==> indigo <==
==> flow/design.v (excerpt) <==
module ALU_TOP 
#( parameter OP_DATA_WIDTH = 16 ,
             Arith_OUT_WIDTH = OP_DATA_WIDTH + OP_DATA_WIDTH ,            
             Logic_OUT_WIDTH = OP_DATA_WIDTH ,
             Shift_OUT_WIDTH = OP_DATA_WIDTH ,
             CMP_OUT_WIDTH = 3 
)
(
input  wire [OP_DATA_WIDTH-1:0]    A   ,
input  wire [OP_DATA_WIDTH-1:0]    B   ,
input  wire [3:0]                  ALU_FUNC ,
input  wire                        CLK ,
output wire [Arith_OUT_WIDTH-1:0]  Arith_OUT,
output wire                        Carry_OUT,
output wire                        Arith_Flag,
output wire [Logic_OUT_WIDTH-1:0]  Logic_OUT,
output wire                        Logic_Flag,
output wire [Shift_OUT_WIDTH-1:0]  Shift_OUT,
output wire                        Shift_Flag,
output wire [CMP_OUT_WIDTH-1:0]    CMP_OUT,
output wire                        CMP_Flag
);
export LEC_CHECK = 0
export ABC_AREA = 1
export CAP_MARGIN = 0
export CELL_PAD_IN_SITES_DETAIL_PLACEMENT = 1
export CELL_PAD_IN_SITES_GLOBAL_PLACEMENT = 2
export CORE_MARGIN = 2
export CORE_UTILIZATION = 50
export CTS_CLUSTER_DIAMETER = 159
export GPL_ROUTABILITY_DRIVEN = 0
export GPL_TIMING_DRIVEN = 0
export HOLD_SLACK_MARGIN = 0.2
export MAX_ROUTING_LAYER = met5
export MIN_ROUTING_LAYER = met2
export SETUP_SLACK_MARGIN = 5.0
export SLEW_MARGIN = 20
export TNS_END_PERCENT = 45
create_clock -name core_clock -period 78.0 [get_ports {CLK}]
run.sh (not shown) runs the stock make flow with config.mk's settings and CLKGATE_MAP_FILE=.
==> inputs of fjord, as changes to indigo <==
- CAP_MARGIN: 0 -> 40
- CELL_PAD_IN_SITES_DETAIL_PLACEMENT: 1 -> not set
- CELL_PAD_IN_SITES_GLOBAL_PLACEMENT: 2 -> not set
- CORE_UTILIZATION: 50 -> 72
- CTS_CLUSTER_DIAMETER: 159 -> 395
- CTS_CLUSTER_SIZE: not set -> 98
- GPL_ROUTABILITY_DRIVEN: 0 -> not set
- GPL_TIMING_DRIVEN: 0 -> not set
- HOLD_SLACK_MARGIN: 0.2 -> not set
- MAX_ROUTING_LAYER: met5 -> not set
- MIN_ROUTING_LAYER: met2 -> not set
- PLACE_DENSITY: not set -> 0.43
- SETUP_SLACK_MARGIN: 5.0 -> not set
- TNS_END_PERCENT: 45 -> not set
==> flow/constraint.sdc (replaced) <==
create_clock -name core_clock -period 122.0 [get_ports {CLK}]
set_input_delay 24.4000 -clock core_clock [delete_from_list [all_inputs] [get_ports {CLK}]]
set_output_delay 24.4000 -clock core_clock [all_outputs]
set_load 0.01 [all_outputs]
==> inputs of xenon, as changes to indigo <==
- CAP_MARGIN: 0 -> 5
- CELL_PAD_IN_SITES_DETAIL_PLACEMENT: 1 -> not set
- CELL_PAD_IN_SITES_GLOBAL_PLACEMENT: 2 -> not set
- CORE_UTILIZATION: 50 -> 72
- CTS_CLUSTER_DIAMETER: 159 -> 355
- CTS_CLUSTER_SIZE: not set -> 60
- GPL_ROUTABILITY_DRIVEN: 0 -> not set
- GPL_TIMING_DRIVEN: 0 -> not set
- HOLD_SLACK_MARGIN: 0.2 -> -0.1
- MAX_ROUTING_LAYER: met5 -> not set
- MIN_ROUTING_LAYER: met2 -> not set
- PLACE_DENSITY_LB_ADDON: not set -> 0.2
- SETUP_SLACK_MARGIN: 5.0 -> not set
- TNS_END_PERCENT: 45 -> not set
==> flow/constraint.sdc (replaced) <==
create_clock -name core_clock -period 74.3 [get_ports {CLK}]
set_input_delay 14.8600 -clock core_clock [delete_from_list [all_inputs] [get_ports {CLK}]]
set_output_delay 14.8600 -clock core_clock [all_outputs]
set_load 0.01 [all_outputs]
==> inputs of harbor, as changes to indigo <==
- CELL_PAD_IN_SITES_DETAIL_PLACEMENT: 1 -> not set
- CORE_UTILIZATION: 50 -> 40
- GPL_ROUTABILITY_DRIVEN: 0 -> not set
- MAX_ROUTING_LAYER: met5 -> met4
- MIN_ROUTING_LAYER: met2 -> not set
- TNS_END_PERCENT: 45 -> 5
==> qor summary <==
Fill cell instance count of the final layout: harbor 8,447; fjord 3,989; indigo -; xenon -
Final antenna-violating net count: harbor 0; fjord 0; indigo -; xenon -
Arr. time, crit path: harbor 91.95 ns; fjord 111.97 ns; indigo -; xenon -
Finished Cell Area: harbor 53,100 um^2; fjord 38,400 um^2; indigo -; xenon -
Wire length of the first global-routing pass: harbor 217 mm; fjord 172 mm; indigo -; xenon -
Growth of design area from synthesis to finish: harbor 47.9%; fjord 7.07%; indigo -; xenon -
PostCTS Resize Cnt: harbor 480; fjord 0; indigo -; xenon -
Top Layer Used: harbor met4; fjord met5; indigo -; xenon -
Fraction of the core area covered by cells at the end of the flow: harbor 59.8%; fjord 78.3%; indigo -; xenon -
Number of global-route vias before repair: harbor 40,218; fjord 34,789; indigo -; xenon -
Aggregate routed wire length: harbor 144 mm; fjord 109 mm; indigo -; xenon -
Status: harbor failed layout checks; fjord finished clean; indigo aborted with a tool error; xenon aborted with a tool error
Stage where the flow stopped: harbor -; fjord -; indigo global placement without I/O (3_1_place_gp_skip_io); xenon detailed placement (3_5_place_dp)
Violated checks: harbor setup timing; fjord -; indigo -; xenon -
CP peak stage delay: harbor 0.37 ns; fjord 0.40 ns; indigo -; xenon -
Met3 track demand over resource in global routing: harbor 2.53%; fjord 9.36%; indigo -; xenon -
Number of setup violations in the final report: harbor 5; fjord 0; indigo -; xenon -
